==> flow/design.v <==
module ieee754multiplier (
    input logic clk, rst_n,
    input logic [31:0] a_i,
    input logic [31:0] b_i,
    input logic start_i,
    output logic done_o,
    output logic nan_o,
    output logic inifinit_o,
    output logic overflow_o,
    output logic underflow_o,
    output logic [31:0] product_o
);
typedef enum logic[1:0] {
    INITIAL_STATE = 2'b00,
    MULTIPLY_STEP = 2'b01,
    RESULT_VERIFICATION_STEP = 2'b10,
    DONE = 2'b11
} MULTIPLIER_FSM_STATE;
MULTIPLIER_FSM_STATE current_state;
logic [31:0] a_r, b_r;  
logic signal_a, signal_b;
logic [7:0] exponent_a, exponent_b;
logic [23:0] mantissa_a, mantissa_b;  
logic [47:0] mantissa_temp;
logic [9:0] exponent_temp;
logic [31:0] product_r;      
logic [1:0]  exponent_hi_r;  
always_comb begin : MULTIPLIER_COMB_BLOCK
    signal_a = a_r[31];  
    signal_b = b_r[31];  
    exponent_a = a_r[30:23];  
    exponent_b = b_r[30:23];  
    mantissa_a[23] = 1;
    mantissa_a[22:0] = a_r[22:0];   
    mantissa_b[23] = 1;
    mantissa_b[22:0] = b_r[22:0];   
    if (mantissa_a[22-:23] == 0 || mantissa_b[22-:23] == 0) begin  
        mantissa_temp = 0;  
        exponent_temp = 0;  
    end else begin
        mantissa_temp = mantissa_a * mantissa_b;  
        exponent_temp = exponent_a + exponent_b - 127;  
        if (mantissa_temp[47] == 1) begin  
            mantissa_temp = mantissa_temp >> 1;  
            exponent_temp = exponent_temp + 1;  
        end
    end
end
always_ff @(posedge clk, negedge rst_n) begin : MULTIPLIER_FF_BLOCK
    if(!rst_n) begin
        current_state <= INITIAL_STATE;
        a_r <= 32'b0;
        b_r <= 32'b0;
        product_r <= 32'b0;
        exponent_hi_r <= 2'b0;
        done_o <= 1'b0;
        nan_o <= 1'b0;
        inifinit_o <= 1'b0;
        overflow_o <= 1'b0;
        underflow_o <= 1'b0;
        product_o <= 32'b0;
    end else begin
        case (current_state)
            INITIAL_STATE, DONE: begin
                done_o <= 1'b0;
                if (start_i) begin
                    a_r <= a_i;
                    b_r <= b_i;
                    current_state <= MULTIPLY_STEP;
                end else begin
                    current_state <= INITIAL_STATE;
                end
            end
            MULTIPLY_STEP: begin
                product_r[31] <= signal_a ^ signal_b;  
                product_r[30:23] <= exponent_temp[7:0];  
                product_r[22:0] <= mantissa_temp[45:23];  
                exponent_hi_r <= exponent_temp[9:8];
                current_state <= RESULT_VERIFICATION_STEP;
            end
            RESULT_VERIFICATION_STEP: begin
                nan_o <= 1'b0;
                inifinit_o <= 1'b0;
                overflow_o <= 1'b0;
                underflow_o <= 1'b0;
                product_o <= product_r;
                if (product_r[30:23] == 8'hFF && product_r[22:0] != 23'b00) begin
                    nan_o <= 1'b1;
                    product_o <= 32'b00;
                end else if (product_r[30:23] == 8'b11111111 && product_r[22:0] == 23'b0) begin
                    inifinit_o <= 1'b1;
                end else if (exponent_hi_r[0] == 1'b1 || exponent_hi_r[1] == 1'b1) begin
                    overflow_o <= 1'b1;
                    product_o <= 32'h7FFFFFFF;
                end else if (product_r[30:23] == 8'b00000000) begin
                    underflow_o <= 1'b1;
                    product_o <= 32'b00;
                end
                done_o <= 1'b1;
                current_state <= DONE;
            end
        endcase
    end
end
endmodule
==> flow/config.mk <==
export PLATFORM = sky130hd
export DESIGN_NAME = ieee754multiplier
export DESIGN_NICKNAME = ieee754multiplier
export VERILOG_FILES = /design/flow/design.v
export SDC_FILE = /design/flow/constraint.sdc
export NUM_CORES = 4
export LEC_CHECK = 0
export CAP_MARGIN = 40
export CELL_PAD_IN_SITES_DETAIL_PLACEMENT = 0
export CORE_ASPECT_RATIO = 0.93
export CORE_MARGIN = 2
export CORE_UTILIZATION = 32
export CTS_CLUSTER_DIAMETER = 308
export CTS_CLUSTER_SIZE = 98
export GPL_TIMING_DRIVEN = 1
export MAX_ROUTING_LAYER = met5
export PLACE_DENSITY = 0.4
export SETUP_SLACK_MARGIN = 1.16
export SLEW_MARGIN = 25
export TNS_END_PERCENT = 20
==> flow/constraint.sdc <==
create_clock -name core_clock -period 9.79 [get_ports {clk}]
set_input_delay 1.9580 -clock core_clock [delete_from_list [all_inputs] [get_ports {clk}]]
set_output_delay 1.9580 -clock core_clock [all_outputs]
set_load 0.01 [all_outputs]
run.sh (not shown) runs the stock make flow with config.mk's settings and CLKGATE_MAP_FILE=.
Rerun with:
Settings changed: CORE_UTILIZATION 32 to 72, CTS_CLUSTER_DIAMETER 308 to 242, CTS_CLUSTER_SIZE 98 to 21, PLACE_DENSITY 0.4 to not set, SETUP_SLACK_MARGIN 1.16 to -0.6, TNS_END_PERCENT 20 to not set.
Clock period 9.79 ns to 6.24 ns, I/O delays scaled along.
After rerunning: The changed run finished with setup timing left. Worst setup slack is worse by 2.7 ns. Via count grows by about 23%. Non-clock buffer count grows by 304. Synthesized cell count does not change.

---

// ieee754multiplier: RTL as listed in full above, without the edits since
export LEC_CHECK = 0
export ABC_AREA = 0
export CAP_MARGIN = 20
export CELL_PAD_IN_SITES_DETAIL_PLACEMENT = 0
export CELL_PAD_IN_SITES_GLOBAL_PLACEMENT = 1
export CORE_ASPECT_RATIO = 0.77
export CORE_MARGIN = 10
export CORE_UTILIZATION = 50
export CTS_CLUSTER_DIAMETER = 92
export CTS_CLUSTER_SIZE = 77
export GPL_ROUTABILITY_DRIVEN = 1
export GPL_TIMING_DRIVEN = 0
export MAX_ROUTING_LAYER = met4
export MIN_ROUTING_LAYER = met2
export SLEW_MARGIN = 20
export TNS_END_PERCENT = 20
create_clock -name core_clock -period 12.3 [get_ports {clk}]
The starting point died in global routing (5_1_grt) (GRT-0116).
Rerun with:
Settings changed: ABC_AREA 0 to default, CELL_PAD_IN_SITES_DETAIL_PLACEMENT 0 to default, CELL_PAD_IN_SITES_GLOBAL_PLACEMENT 1 to default, CORE_ASPECT_RATIO 0.77 to default, CORE_MARGIN 10 to 2, CTS_CLUSTER_DIAMETER 92 to default, CTS_CLUSTER_SIZE 77 to default, GPL_ROUTABILITY_DRIVEN 1 to default, GPL_TIMING_DRIVEN 0 to default, MAX_ROUTING_LAYER met4 to default, MIN_ROUTING_LAYER met2 to default, TNS_END_PERCENT 20 to default.
Clock period 12.3 ns to 9.0 ns, I/O delays scaled along.
- This time the run produced a clean layout
- synthesized cell count does not change
- die area drops by roughly a tenth
- synthesized area stays the same
Rerun with:
Settings changed: ABC_AREA from default to 1, CELL_PAD_IN_SITES_DETAIL_PLACEMENT from default to 1, CORE_ASPECT_RATIO from default to 1.21, CORE_UTILIZATION 50 to 42, CTS_CLUSTER_DIAMETER from default to 189, GPL_ROUTABILITY_DRIVEN from default to 0, GPL_TIMING_DRIVEN from default to 1, SETUP_SLACK_MARGIN from default to -0.8, TNS_END_PERCENT from default to 35.
Utilization decreases by 9.3 points.
Setup slack improves by 720 ps.
Synthesized cell count went up by a quarter to a third.
Final cell count increases by a quarter to a third.
Non-clock buffer count is lower by 23.
Rerun with:
Settings changed: ABC_AREA 1 to default, CELL_PAD_IN_SITES_DETAIL_PLACEMENT 1 to default, CORE_ASPECT_RATIO 1.21 to 0.5, CORE_UTILIZATION 42 to 50, CTS_CLUSTER_DIAMETER 189 to default, GPL_ROUTABILITY_DRIVEN 0 to default, GPL_TIMING_DRIVEN 1 to default, SETUP_SLACK_MARGIN -0.8 to default, TNS_END_PERCENT 35 to default.
The new run finished clean.
Die size falls by 21%.
Worst setup slack degrades by 930 ps.
Clock skew stays flat.

---

Starts from the design.v that is shown in full above.
make LEC_CHECK=0 ABC_AREA=1 CAP_MARGIN=20 CORE_MARGIN=2 CORE_UTILIZATION=65 CTS_CLUSTER_SIZE=95 SLEW_MARGIN=20 finish   # period 3.48 ns
The baseline completed, yet does not pass: negative setup slack.
Next try:
Settings changed: ABC_AREA 1 to not set, CORE_UTILIZATION 65 to 66, CTS_CLUSTER_SIZE 95 to not set.
Clock period 3.48 ns to 7.4 ns, I/O delays scaled along.
This time the run finished clean.
Area after synthesis went down by a few percent.
Routed wire length went down by roughly a tenth.
Setup slack improves by 3.2 ns.
Sequential share of layout area went up by 1.8 points.
Die area went down by a little under a tenth.
Synthesized cell count went down by a quarter to a third.
Final cell count went down by a quarter to a third.
Fmax went down by roughly a tenth.
Via count went down by about a fifth.
Count of clock-buffer cells in the layout went down by 3.
Next try:
Settings changed: CORE_UTILIZATION 66 to 72, CTS_CLUSTER_SIZE set to 47, PLACE_DENSITY set to 0.65.
Clock period 7.4 ns to 4.52 ns, I/O delays scaled along.
This time the run died in 5_1_grt, error GRT-0232.
Die size fell by about 8%.
Synthesized cell count is unchanged.
Area after synthesis stays the same.
Next try:
Settings changed: CAP_MARGIN 20 to 40, CTS_CLUSTER_SIZE 47 to not set, PLACE_DENSITY 0.65 to not set, SETUP_SLACK_MARGIN set to -0.6.
Clock period 4.52 ns to 6.22 ns, I/O delays scaled along.
Result:
- The changed run completed, yet does not pass: negative setup slack
- area after synthesis does not change
- die size does not change
- synthesized cell count does not change
Next try:
Settings changed: CAP_MARGIN 40 to 20, CORE_UTILIZATION 72 to 50, SETUP_SLACK_MARGIN -0.6 to not set.
Clock period 6.22 ns to 8.35 ns, I/O delays scaled along.
Now the flow completed with no timing, DRC or antenna violations.
Cell area goes down by 10%.
Worst setup slack improves by 1.9 ns.
Register-to-register slack improves by 1.9 ns.
Core utilization goes down by 34 points.
Via count goes down by 21%.
Wire length goes down by 28%.
Hold slack degrades by 0.041 ns.
Sequential cell count stays the same.
Area after synthesis is unchanged.

---

amber:
Starts from the design.v that is shown in full above.
Settings: LEC_CHECK=0, ABC_AREA=1, CAP_MARGIN=20, CORE_MARGIN=2, CORE_UTILIZATION=72, CTS_CLUSTER_DIAMETER=370, CTS_CLUSTER_SIZE=95, PLACE_DENSITY=0.39, SLEW_MARGIN=20; clock period 3.48 ns.
In the summary table, amber is marked failed, with error GRT-0232 raised in 5_1_grt.
Changes in cedar relative to amber:
- CTS_CLUSTER_DIAMETER removed (was 370)
- ABC_AREA removed (was 1)
- CTS_CLUSTER_SIZE removed (was 95)
- CORE_UTILIZATION changed from 72 to 23
- PLACE_DENSITY removed (was 0.39)
- the clock period (ns, I/O delays scaled along) changed from 3.48 to 8.35
- No stage failed in cedar, and the final checks on the layout all came back clean.
- cedar — multiplexer share of the synthesized area 3.6 points higher, amber as reference
- Of amber and cedar, the run reporting the higher net count entering floorplan was amber.
- The adder and majority cell fraction of the synthesized area of cedar is higher than that of amber.
- Across both runs, die footprint was higher for cedar than for amber.
- Netlist area before placement in cedar vs amber: down 1700 sq um
## Diff of input files: onyx against cedar
- HOLD_SLACK_MARGIN newly set to 0.19
- GPL_ROUTABILITY_DRIVEN newly set to 0
- CORE_UTILIZATION changed from 23 to 40
- the clock period (ns, I/O delays scaled along) changed from 8.35 to 9.0
--- outcome ---
- Changes observed in onyx relative to cedar: post-detailed-routing wire length picked up an extra 1.3%, placed cell area went down, total global-route track usage has increased.
- On number of cells in the yosys synthesis report, onyx and cedar are neck and neck.

---

## wip/harbor
Starts from the design.v that is shown in full above.
Settings: LEC_CHECK=0, ABC_AREA=1, CAP_MARGIN=20, CELL_PAD_IN_SITES_DETAIL_PLACEMENT=1, CORE_MARGIN=2, CORE_UTILIZATION=25, GPL_ROUTABILITY_DRIVEN=0, GPL_TIMING_DRIVEN=1, SETUP_SLACK_MARGIN=1.76, SLEW_MARGIN=20, TNS_END_PERCENT=35; clock period 9.0 ns.
#### Input delta (wip/delta over wip/harbor)
- a deleted TNS_END_PERCENT that had been 35
- a deleted GPL_ROUTABILITY_DRIVEN that had been 0
- an added CTS_CLUSTER_SIZE of 100
- a change of CORE_UTILIZATION from 25 to 72
- a deleted CELL_PAD_IN_SITES_DETAIL_PLACEMENT that had been 1
- a deleted ABC_AREA that had been 1
- a deleted SETUP_SLACK_MARGIN that had been 1.76
- a deleted GPL_TIMING_DRIVEN that had been 1
- an added CTS_CLUSTER_DIAMETER of 154
- an added CORE_ASPECT_RATIO of 0.5
Notes after the runs:
- wip/delta vs wip/harbor on first-pass GRT wire length: wip/delta is the lower one.
- Re number of instances in the synthesized netlist: wip/harbor was higher than wip/delta.
- Yosys synthesis chip area for wip/delta is lower than for wip/harbor.
- Relative to wip/harbor, register-to-register slack has decreased by 1.38 ns in wip/delta.
- Worst setup slack sits lower in wip/delta than in wip/harbor.
- From wip/harbor to wip/delta the numbers moved as follows: fraction of the core area occupied by cells at floorplan up 49 points; minimum clock period +1.38 ns; required time at the worst-slack endpoint saw a decrease.
Input-level comparison between wip/tundra and wip/delta:
- a deleted CTS_CLUSTER_DIAMETER that had been 154
- a change of CORE_UTILIZATION from 72 to 50
- a change of CAP_MARGIN from 20 to 0
- a deleted CTS_CLUSTER_SIZE that had been 100
- a change of CORE_MARGIN from 2 to 7
- an added TNS_END_PERCENT of 15
Findings:
- Taking wip/delta as the reference, in wip/tundra global-route usage moved down, final total negative setup slack level, site row count moved up, wire length moved down.
- Relative to wip/delta, relative area change from synthesis to final layout increased by 1.3 points in wip/tundra.
- On setup slack, wip/delta beats wip/tundra.
- Between wip/delta and wip/tundra, the synthesized cell count does not differ in any meaningful way.
- Diff wip/delta -> wip/tundra | post-route non-filler standard cell count | increase of 213
- In wip/tundra, the number of placed instances with taps included came out about 7% above the value in wip/delta.
- For the maximum frequency, wip/tundra came in 0.59% lower than wip/delta did.
The following lists how wip/sierra was set up differently from wip/tundra:
- swapping 50 for 25 in CORE_UTILIZATION
- clearing CORE_ASPECT_RATIO, which used to be 0.5
- putting GPL_TIMING_DRIVEN at 1 where nothing was set
- swapping 15 for 35 in TNS_END_PERCENT
- putting ABC_AREA at 1 where nothing was set
- swapping 7 for 2 in CORE_MARGIN
- putting GPL_ROUTABILITY_DRIVEN at 0 where nothing was set
- putting SETUP_SLACK_MARGIN at -0.9 where nothing was set
- swapping 0 for 20 in CAP_MARGIN
Findings:
Against wip/tundra, wip/sierra reports a post-route worst setup slack that is higher.
Reported for wip/tundra and wip/sierra, share of synthesized registers carrying an async set or reset turned out identical to the last digit.
Any difference in count of nets left with antenna violations after detail routing between wip/sierra and wip/tundra is small enough to ignore.
Summary — wire length, wip/sierra relative to wip/tundra: higher, by about 14%.
wip/tundra → wip/sierra: area added between synthesis and finish picked up an extra 1.6 points; die size rose 52000 um2; clock latency reported for the late side of the worst-skew pair moved up; proportion of synthesized chip area in sequential cells down 0.93 points; met2 layer usage reported by global route now smaller.
Of wip/tundra and wip/sierra, the run reporting the lower utilization was wip/sierra.
Cells: wip/sierra has more instances than wip/tundra

---

Setup of run A:
// ieee754multiplier: RTL as listed in full above, without the edits since
Settings: LEC_CHECK=0, CAP_MARGIN=0, CELL_PAD_IN_SITES_DETAIL_PLACEMENT=0, CORE_ASPECT_RATIO=0.93, CORE_MARGIN=2, CORE_UTILIZATION=72, CTS_CLUSTER_DIAMETER=308, CTS_CLUSTER_SIZE=14, GPL_TIMING_DRIVEN=1, MAX_ROUTING_LAYER=met5, SETUP_SLACK_MARGIN=-0.88, SLEW_MARGIN=25; clock period 14.2 ns.
### run A -> run B
Settings: SETUP_SLACK_MARGIN: -0.88 -> -0.97; PLACE_DENSITY: unset -> 0.48; CAP_MARGIN: 0 -> 40; CTS_CLUSTER_SIZE: 14 -> 99; the clock period (ns, I/O delays scaled along): 14.2 -> 9.79.
Results
In run B, pre-CTS worst setup slack is lower than in run A. Global-route usage ends up lower on run B. The run showing the smaller global-route track usage on met1 is run B. Run A -> run B: iteration tally of the first detailed-router pass flat. Relative to run A, layout overhead on the synthesized area increased by 0.76 points in run B. Global-route track usage on met3 ends up lower on run B. On sequential portion of the cell area, run A and run B are neck and neck. Run B vs run A — routed metal-1 wire length dropped about 0.45%. ~same number of pins with negative max-slew slack in the final report in run A and run B.
The inputs of run C differ from those of run B as listed below.
Settings: setting TNS_END_PERCENT to 25 for the first time; changing CORE_UTILIZATION from 72 to 32; changing CTS_CLUSTER_SIZE from 99 to 98; changing SETUP_SLACK_MARGIN from -0.97 to -0.93.
Results
Run B -> run C: final wirelength increased by more than 10%
Each of the runs, namely run B and run C, reached the end of the flow and came out clean.
Global-route usage over all layers: higher on run B
Run B ended up with a_r[22]$_DFFE_PN0P_ as its timing startpoint of the critical path; run C ended up with a_r[9]$_DFFE_PN0P_.
Diff run B -> run C: non-clock buffer count rose by 12; design area rose by 760 µm².
For run D, these inputs were changed with respect to run C:
Settings: PLACE_DENSITY removed (was 0.48); SETUP_SLACK_MARGIN changed from -0.93 to 1.16; CTS_CLUSTER_DIAMETER changed from 308 to 242; CTS_CLUSTER_SIZE changed from 98 to 21; TNS_END_PERCENT removed (was 25); PLACE_DENSITY_LB_ADDON newly set to 0.03; CORE_UTILIZATION changed from 32 to 72; the clock period (ns, I/O delays scaled along) changed from 9.79 to 7.59.
Findings:
Diff run C -> run D | fmax | up by more than 10%. Of run D and run C, run C shows the higher worst setup slack after placement, with run D below it. Per the comparison of run D with run C, DRC violation total after the first TritonRoute iteration increased 925; core occupancy in the finished layout has increased; final area up 1600 µm²; routed wire length has increased. Total antenna diodes in the routed design: run C vs run D identical. Where worst hold slack is concerned, run C is outperformed by run D. Run D vs run C on starting utilization of the core area: run D is the higher one. Diff run C -> run D | routed length per instance | increase of 17%.
Setup changes, run D to run E
Settings: changing CTS_CLUSTER_SIZE from 21 to 14; setting PLACE_DENSITY to 0.64 for the first time; changing CTS_CLUSTER_DIAMETER from 242 to 362; removing PLACE_DENSITY_LB_ADDON (formerly 0.03); changing CORE_UTILIZATION from 72 to 70; changing the clock period (ns, I/O delays scaled along) from 7.59 to 14.2.
- Looking at top layer reached by signal wires, the met5 result is from run D; the met4 one comes from run E.
- Relative to run D, fraction of met3 tracks used by global routing has decreased by 6.2 points in run E.
- Changes observed in run E relative to run D: all-layer global routing usage shrank by 6.1 points, post-CTS setup buffer count shrank by 76, highest fanout seen on the critical path grew by 21.
- Run E has more setup slack than run D.
- The lower number of antenna violations at the first check in global routing came out of run E.
> inputs changed (run E -> run F)
Settings: CTS_CLUSTER_SIZE: 14 -> 21; CORE_UTILIZATION: 70 -> 72; TNS_END_PERCENT: unset -> 10; SETUP_SLACK_MARGIN: 1.16 -> -0.6; PLACE_DENSITY: 0.64 -> unset; CTS_CLUSTER_DIAMETER: 362 -> 242; the clock period (ns, I/O delays scaled along): 14.2 -> 6.24.
Layout checks on run F: not met. Flow itself completed; violations: negative setup slack. Run F vs run E on largest stage delay on the critical path: run F is the lower one. From run E to run F the numbers moved as follows: time the final worst path needs with I/O delays and setup went down 0.73 ns, core utilization went up 13 points, period utilization went up 64 points.
